JK:
// datapath
module datapath (
    part,
    clock,
    value,
    positive,
    reset,
    counter,
    result
);
    input part;
    input clock;
    input [15:0] value;
    input positive;
    input reset;
    output [15:0] counter;
    output [15:0] result;
    wire [15:0] _65 = 16'b0000000000000000;
    wire [15:0] _64 = 16'b0000000000000000;
    wire _102;
    wire _100;
    wire _101;
    wire _103;
    wire [15:0] _104;
    wire _96;
    wire _92;
    wire _93;
    wire _90;
    wire _91;
    wire _94;
    wire _95;
    wire _97;
    wire [15:0] _98;
    wire _86;
    wire _84;
    wire _81;
    wire _82;
    wire _79;
    wire _80;
    wire _83;
    wire _85;
    wire _87;
    wire [15:0] _88;
    wire [41:0] _73 = 42'b000000000000000000000010100011110101110001;
    wire [25:0] _71 = 26'b00000000000000000000000000;
    wire [41:0] _72;
    wire [83:0] _74;
    wire [57:0] _75;
    wire [25:0] _70 = 26'b00000000000000000000000000;
    wire [83:0] _76;
    wire [15:0] _77;
    wire [15:0] _78;
    wire [15:0] _89;
    wire [15:0] _99;
    wire [15:0] _105;
    wire [15:0] _67 = 16'b0000000000000001;
    wire [15:0] _68;
    wire [15:0] _62 = 16'b0000000000000000;
    wire [15:0] _58 = 16'b0000000001100100;
    wire [41:0] _53 = 42'b000000000000000000000010100011110101110001;
    wire [25:0] _51 = 26'b00000000000000000000000000;
    wire [41:0] _52;
    wire [83:0] _54;
    wire [57:0] _55;
    wire [25:0] _50 = 26'b00000000000000000000000000;
    wire [83:0] _56;
    wire [15:0] _57;
    wire [31:0] _59;
    wire [15:0] _60;
    wire [15:0] _48 = 16'b0000000000110010;
    wire [15:0] _44 = 16'b0000000001100100;
    wire [41:0] _39 = 42'b000000000000000000000010100011110101110001;
    wire [25:0] _37 = 26'b00000000000000000000000000;
    wire [41:0] _38;
  ...
For scale: roughly 2900 cells after synthesis.
clock: 37.2 ns
lec_check: 0
abc_area: 1
cap_margin: 5
core_margin: 2
core_utilization: 71
cts_cluster_diameter: 224
cts_cluster_size: 31
hold_slack_margin: -0.1
max_routing_layer: met4
setup_slack_margin: 5.0
slew_margin: 20
run.sh (not shown) runs the stock make flow with config.mk's settings and CLKGATE_MAP_FILE=.
In summary, JK completed successfully, with a layout that passed the timing, DRC and antenna checks.
diff inputs: JK => MS
- a deleted SETUP_SLACK_MARGIN that had been 5.0
- a change of CAP_MARGIN from 5 to 20
- a deleted HOLD_SLACK_MARGIN that had been -0.1
- a deleted MAX_ROUTING_LAYER that had been met4
- a deleted ABC_AREA that had been 1
- a change of CTS_CLUSTER_DIAMETER from 224 to 38
--- outcome ---
From the logs: MS reached the end of the flow and failed the layout checks with negative setup slack.
A end of the critical path of _66[9] is what JK shows, while _66[15] belongs to MS.
MS vs JK: via count of the first global-routing pass down by a few percent
Compared MS vs JK, and worst hold margin is up in MS.
> inputs changed (MS -> AL)
- CORE_UTILIZATION now 72, was 71
- ABC_AREA now 1, previously not set
- CAP_MARGIN now 5, was 20
- MAX_ROUTING_LAYER now met4, previously not set
- SETUP_SLACK_MARGIN now 5.0, previously not set
- TNS_END_PERCENT now 35, previously not set
- CTS_CLUSTER_DIAMETER now 192, was 38
## What came out
- AL: PASS, flow complete, no timing, DRC or antenna violations
- Summary: with MS as the reference, gate count of the mapped netlist in AL moved up by more than 10%.
- The lower reg-to-reg setup timing slack came out of MS.
- In the tables for AL and MS, number of placed cells counting well taps reads higher with AL.
- There was hardly any difference in part of the Yosys area used for sequential elements between MS and AL.
- Changes observed in AL relative to MS: count of buffers not belonging to the clock network in the layout saw a decrease; worst setup slack saw an increase.
- Final RePlAce weighted congestion shrinks by a few percent when moving from MS to AL.


datapath again, from the RTL that the note above started with.
clock: 32.1 ns
lec_check: 0
abc_area: 1
cap_margin: 0
core_margin: 2
core_utilization: 71
cts_cluster_diameter: 38
cts_cluster_size: 31
slew_margin: 20
The starting point failed in global routing on GRT-0232.
Edit:
CAP_MARGIN = 5   (was 0)
CTS_CLUSTER_DIAMETER = 224   (was 38)
clock period = 37.2 ns   (was 32.1 ns; I/O delays follow)
After rerunning: The new run finished with timing, DRC and antenna clean. Die size stays the same. Synthesized cell count is unchanged. Area after synthesis does not change.
Edit:
CORE_UTILIZATION = 72   (was 71)
CTS_CLUSTER_SIZE = 71   (was 31)
HOLD_SLACK_MARGIN = -0.1   (was not set)
MAX_ROUTING_LAYER = met4   (was not set)
SETUP_SLACK_MARGIN = 5.0   (was not set)
TNS_END_PERCENT = 35   (was not set)
Result: Cell area is higher by 8.8%. Routed wire length grows by 32%. Setup slack gains 0.21 ns. Clock-buffer cell count stays the same. Global-route usage grows by 6.8 points. Sequential cell count does not change.
Edit:
ABC_AREA = not set   (was 1)
CAP_MARGIN = 20   (was 5)
CORE_UTILIZATION = 40   (was 72)
CTS_CLUSTER_DIAMETER = not set   (was 224)
CTS_CLUSTER_SIZE = not set   (was 71)
HOLD_SLACK_MARGIN = not set   (was -0.1)
MAX_ROUTING_LAYER = not set   (was met4)
SETUP_SLACK_MARGIN = not set   (was 5.0)
TNS_END_PERCENT = not set   (was 35)
clock period = 42.0 ns   (was 37.2 ns; I/O delays follow)
The changed run passed the timing, DRC and antenna checks.
Routed wire length fell by 25%.
Worst setup slack got worse by 0.43 ns.
Final cell count goes down by 5.6%.
Clock-buffer cell count does not change.
Via count falls by 20%.
Edit:
ABC_AREA = 1   (was not set)
CAP_MARGIN = 0   (was 20)
CELL_PAD_IN_SITES_GLOBAL_PLACEMENT = 1   (was not set)
CORE_MARGIN = 6   (was 2)
HOLD_SLACK_MARGIN = -0.03   (was not set)
=> The changed run produced a clean layout; clock skew decreases by 0.0076 ns; global-route usage decreases by 0.69 points; design area increases by about 2.5%; setup slack gets better by 2.1 ns; non-clock buffer count decreases by 33; synthesized area increases by about 5%.
Edit:
ABC_AREA = not set   (was 1)
CAP_MARGIN = 20   (was 0)
CELL_PAD_IN_SITES_GLOBAL_PLACEMENT = not set   (was 1)
CORE_MARGIN = 8   (was 6)
CORE_UTILIZATION = 59   (was 40)
CTS_CLUSTER_DIAMETER = 193   (was not set)
CTS_CLUSTER_SIZE = 99   (was not set)
HOLD_SLACK_MARGIN = not set   (was -0.03)
TNS_END_PERCENT = 40   (was not set)
First-iteration DRC count goes up by about a fifth. Cell count goes down by about a fifth. Core utilization goes up by 21 points. Cell area goes down by a few percent. Synthesized cell count goes down by about a fifth. Synthesized area goes down by a few percent. Routed wire length goes down by roughly a tenth.


The RTL this note starts from:
==> flow/design.v <==
module datapath (
    part,
    clock,
    value,
    positive,
    reset,
    counter,
    result
);
    input part;
    input clock;
    input [15:0] value;
    input positive;
    input reset;
    output [15:0] counter;
    output [15:0] result;
    wire [15:0] _65 = 16'b0000000000000000;
    wire [15:0] _64 = 16'b0000000000000000;
    wire _102;
    wire _100;
    wire _101;
    wire _103;
    wire [15:0] _104;
    wire _96;
    wire _92;
    wire _93;
    wire _90;
    wire _91;
    wire _94;
    wire _95;
    wire _97;
    wire [15:0] _98;
    wire _86;
    wire _84;
    wire _81;
    wire _82;
    wire _79;
    wire _80;
    wire _83;
    wire _85;
    wire _87;
    wire [15:0] _88;
    wire [41:0] _73 = 42'b000000000000000000000010100011110101110001;
    wire [25:0] _71 = 26'b00000000000000000000000000;
    wire [41:0] _72;
    wire [83:0] _74;
    wire [57:0] _75;
    wire [25:0] _70 = 26'b00000000000000000000000000;
    wire [83:0] _76;
    wire [15:0] _77;
    wire [15:0] _78;
    wire [15:0] _89;
    wire [15:0] _99;
    wire [15:0] _105;
    wire [15:0] _67 = 16'b0000000000000001;
    wire [15:0] _68;
    wire [15:0] _62 = 16'b0000000000000000;
    wire [15:0] _58 = 16'b0000000001100100;
    wire [41:0] _53 = 42'b000000000000000000000010100011110101110001;
    wire [25:0] _51 = 26'b00000000000000000000000000;
    wire [41:0] _52;
    wire [83:0] _54;
    wire [57:0] _55;
    wire [25:0] _50 = 26'b00000000000000000000000000;
    wire [83:0] _56;
    wire [15:0] _57;
    wire [31:0] _59;
    wire [15:0] _60;
    wire [15:0] _48 = 16'b0000000000110010;
    wire [15:0] _44 = 16'b0000000001100100;
    wire [41:0] _39 = 42'b000000000000000000000010100011110101110001;
    wire [25:0] _37 = 26'b00000000000000000000000000;
    wire [41:0] _38;
    wire [83:0] _40;
    wire [57:0] _41;
    wire [25:0] _36 = 26'b00000000000000000000000000;
    wire [83:0] _42;
    wire [15:0] _43;
    wire [31:0] _45;
    wire [15:0] _46;
    wire [15:0] _34;
    wire [15:0] _29 = 16'b0000000001100100;
    wire [41:0] _24 = 42'b000000000000000000000010100011110101110001;
    wire [25:0] _22 = 26'b00000000000000000000000000;
    wire [41:0] _23;
    wire [83:0] _25;
    wire [57:0] _26;
    wire [25:0] _21 = 26'b00000000000000000000000000;
    wire [83:0] _27;
    wire [15:0] _28;
    wire [31:0] _30;
    wire [15:0] _31;
    wire [15:0] _32;
    wire [15:0] _19 = 16'b0000000001100100;
    wire [15:0] _20;
    wire [15:0] _33;
    wire [15:0] _35;
    wire [15:0] _47;
    wire [15:0] _49;
    wire [15:0] _61;
    wire _63;
    wire [15:0] _69;
    wire _2;
    wire [15:0] _106;
    wire [15:0] _107;
    wire [15:0] _3;
    reg [15:0] _66;
    wire vdd = 1'b1;
    wire [15:0] _16 = 16'b0000000000000000;
    wire [15:0] _15 = 16'b0000000000000000;
    wire _6;
    wire [15:0] _137 = 16'b0000000000110010;
    wire [15:0] _133 = 16'b0000000001100100;
    wire [41:0] _128 = 42'b000000000000000000000010100011110101110001;
    wire [25:0] _126 = 26'b00000000000000000000000000;
    wire [41:0] _127;
    wire [83:0] _129;
    wire [57:0] _130;
    wire [25:0] _125 = 26'b00000000000000000000000000;
    wire [83:0] _131;
    wire [15:0] _132;
    wire [31:0] _134;
    wire [15:0] _135;
    wire [15:0] _123;
    wire [15:0] _118 = 16'b0000000001100100;
    wire [41:0] _113 = 42'b000000000000000000000010100011110101110001;
    wire [25:0] _111 = 26'b00000000000000000000000000;
    wire [41:0] _112;
    wire [83:0] _114;
    wire [57:0] _115;
    wire [25:0] _110 = 26'b00000000000000000000000000;
    wire [83:0] _116;
    wire [15:0] _117;
    wire [31:0] _119;
    wire [15:0] _120;
    wire [15:0] _8;
    wire [15:0] _121;
    wire [15:0] _108 = 16'b0000000001100100;
    wire [15:0] _109;
    wire [15:0] _122;
    wire _10;
    wire [15:0] _124;
    wire [15:0] _136;
    wire _12;
    wire [15:0] _138;
    wire [15:0] _13;
    reg [15:0] _18;
    assign _102 = _49 == _62;
    assign _100 = _18 == _62;
    assign _101 = ~ _100;
    assign _103 = _101 & _102;
    assign _104 = _103 ? _67 : _62;
    assign _96 = _49 < _18;
    assign _92 = _49 == _62;
    assign _93 = ~ _92;
    assign _90 = _18 == _62;
    assign _91 = ~ _90;
    assign _94 = _91 & _93;
    assign _95 = _94 & _10;
    assign _97 = _95 & _96;
    assign _98 = _97 ? _67 : _62;
    assign _86 = _18 < _49;
    assign _84 = ~ _10;
    assign _81 = _49 == _62;
    assign _82 = ~ _81;
    assign _79 = _18 == _62;
    assign _80 = ~ _79;
    assign _83 = _80 & _82;
    assign _85 = _83 & _84;
    assign _87 = _85 & _86;
    assign _88 = _87 ? _67 : _62;
    assign _72 = { _71, _8 };
    assign _74 = _72 * _73;
    assign _75 = _74[83:26];
    assign _76 = { _70, _75 };
    assign _77 = _76[15:0];
    assign _78 = _66 + _77;
    assign _89 = _78 + _88;
    assign _99 = _89 + _98;
    assign _105 = _99 + _104;
    assign _68 = _66 + _67;
    assign _52 = { _51, _49 };
    assign _54 = _52 * _53;
    assign _55 = _54[83:26];
    assign _56 = { _50, _55 };
    assign _57 = _56[15:0];
    assign _59 = _57 * _58;
    assign _60 = _59[15:0];
    assign _38 = { _37, _35 };
    assign _40 = _38 * _39;
    assign _41 = _40[83:26];
    assign _42 = { _36, _41 };
    assign _43 = _42[15:0];
    assign _45 = _43 * _44;
    assign _46 = _45[15:0];
    assign _34 = _18 + _32;
    assign _23 = { _22, _8 };
    assign _25 = _23 * _24;
    assign _26 = _25[83:26];
    assign _27 = { _21, _26 };
    assign _28 = _27[15:0];
    assign _30 = _28 * _29;
    assign _31 = _30[15:0];
    assign _32 = _8 - _31;
    assign _20 = _18 + _19;
    assign _33 = _20 - _32;
    assign _35 = _10 ? _34 : _33;
    assign _47 = _35 - _46;
    assign _49 = _12 ? _48 : _47;
    assign _61 = _49 - _60;
    assign _63 = _61 == _62;
    assign _69 = _63 ? _68 : _66;
    assign _2 = part;
    assign _106 = _2 ? _105 : _69;
    assign _107 = _12 ? _62 : _106;
    assign _3 = _107;
    always @(posedge _6) begin
        _66 <= _3;
    end
    assign _6 = clock;
    assign _127 = { _126, _124 };
    assign _129 = _127 * _128;
    assign _130 = _129[83:26];
    assign _131 = { _125, _130 };
    assign _132 = _131[15:0];
    assign _134 = _132 * _133;
    assign _135 = _134[15:0];
    assign _123 = _18 + _121;
    assign _112 = { _111, _8 };
    assign _114 = _112 * _113;
    assign _115 = _114[83:26];
    assign _116 = { _110, _115 };
    assign _117 = _116[15:0];
    assign _119 = _117 * _118;
    assign _120 = _119[15:0];
    assign _8 = value;
    assign _121 = _8 - _120;
    assign _109 = _18 + _108;
    assign _122 = _109 - _121;
    assign _10 = positive;
    assign _124 = _10 ? _123 : _122;
    assign _136 = _124 - _135;
    assign _12 = reset;
    assign _138 = _12 ? _137 : _136;
    assign _13 = _138;
    always @(posedge _6) begin
        _18 <= _13;
    end
    assign counter = _18;
    assign result = _66;
endmodule
==> flow/config.mk <==
export PLATFORM = sky130hd
export DESIGN_NAME = datapath
export DESIGN_NICKNAME = datapath
export VERILOG_FILES = /design/flow/design.v
export SDC_FILE = /design/flow/constraint.sdc
export NUM_CORES = 4
export LEC_CHECK = 0
export CAP_MARGIN = 20
export CORE_MARGIN = 2
export CORE_UTILIZATION = 72
export CTS_CLUSTER_DIAMETER = 372
export CTS_CLUSTER_SIZE = 59
export GPL_TIMING_DRIVEN = 1
export HOLD_SLACK_MARGIN = -0.09
export MAX_ROUTING_LAYER = met4
export PLACE_DENSITY = 0.64
export SETUP_SLACK_MARGIN = -1.3
export SLEW_MARGIN = 40
export TNS_END_PERCENT = 40
==> flow/constraint.sdc <==
create_clock -name core_clock -period 17.7 [get_ports {clock}]
set_input_delay 3.5400 -clock core_clock [delete_from_list [all_inputs] [get_ports {clock}]]
set_output_delay 3.5400 -clock core_clock [all_outputs]
set_load 0.01 [all_outputs]
The baseline did not get past global routing on GRT-0232.
Rerun with:
Settings changed: ABC_AREA set to 1, CTS_CLUSTER_DIAMETER 372 to not set, CTS_CLUSTER_SIZE 59 to not set, GPL_TIMING_DRIVEN 1 to not set, HOLD_SLACK_MARGIN -0.09 to not set, MAX_ROUTING_LAYER met4 to not set, PLACE_DENSITY 0.64 to not set, SETUP_SLACK_MARGIN -1.3 to not set, SLEW_MARGIN 40 to 20, TNS_END_PERCENT 40 to not set.
Clock period 17.7 ns to 19.4 ns, I/O delays scaled along.
=> The changed run stopped in clock tree synthesis (DPL-0033). Area after synthesis climbs by 4.9%. Die size came out higher by 4.8%. Synthesized cell count came out higher by about 17%.
Rerun with:
Settings changed: ABC_AREA 1 to not set, CORE_UTILIZATION 72 to 40.
Clock period 19.4 ns to 40.9 ns, I/O delays scaled along.
This time the run ran to the end with no violations. Die area increases by 70%. Area after synthesis goes down by 4.7%. Synthesized cell count goes down by about 14%.
Rerun with:
Settings changed: CORE_UTILIZATION 40 to 66.
Clock period 40.9 ns to 34.3 ns, I/O delays scaled along.
After rerunning:
- Now the flow ran to the end with violations: negative setup slack
- clock skew hardly moves
- design area is higher by 15%
- non-clock buffer count grows by 475
- clock-buffer cell count stays the same
- via count climbs by 15%


RTL: the design.v shown in full above, as it stands there.
clock: 42.0 ns
lec_check: 0
abc_area: 1
cap_margin: 0
cell_pad_in_sites_global_placement: 1
core_margin: 6
core_utilization: 40
hold_slack_margin: 0.01
max_routing_layer: met4
place_density_lb_addon: 0.14
slew_margin: 20
Next try:
- ABC_AREA: 1 -> default
- CAP_MARGIN: 0 -> 20
- CELL_PAD_IN_SITES_GLOBAL_PLACEMENT: 1 -> default
- CORE_MARGIN: 6 -> 2
- GPL_ROUTABILITY_DRIVEN: default -> 0
- GPL_TIMING_DRIVEN: default -> 0
- HOLD_SLACK_MARGIN: 0.01 -> default
- MAX_ROUTING_LAYER: met4 -> default
- PLACE_DENSITY_LB_ADDON: 0.14 -> default
- TNS_END_PERCENT: default -> 10
Effect: Register-to-register slack loses 2.2 ns; final cell count came out lower by 11%; worst setup slack loses 2.2 ns; wire length came out lower by 11%.
Next try:
- ABC_AREA: default -> 1
- CAP_MARGIN: 20 -> 0
- CELL_PAD_IN_SITES_GLOBAL_PLACEMENT: default -> 1
- CORE_ASPECT_RATIO: default -> 1.24
- CORE_MARGIN: 2 -> 6
- CTS_CLUSTER_DIAMETER: default -> 276
- GPL_ROUTABILITY_DRIVEN: 0 -> default
- MAX_ROUTING_LAYER: default -> met5
- MIN_ROUTING_LAYER: default -> met2
- PLACE_DENSITY_LB_ADDON: default -> 0.14
- TNS_END_PERCENT: 10 -> 15
Effect:
- area after synthesis went up by 4.9%
- cell count rises by 12%
- sequential share of layout area stays flat
- first-iteration DRC count rose to 3.9 times its value
Next try:
- CORE_ASPECT_RATIO: 1.24 -> 1.01
- CTS_CLUSTER_DIAMETER: 276 -> default
- GPL_TIMING_DRIVEN: 0 -> default
- HOLD_SLACK_MARGIN: default -> 0.01
- MAX_ROUTING_LAYER: met5 -> met4
- MIN_ROUTING_LAYER: met2 -> default
Result: The changed run produced a clean layout. Flip-flop count does not change. Final cell count hardly moves. Cell area went down by 0.36%.
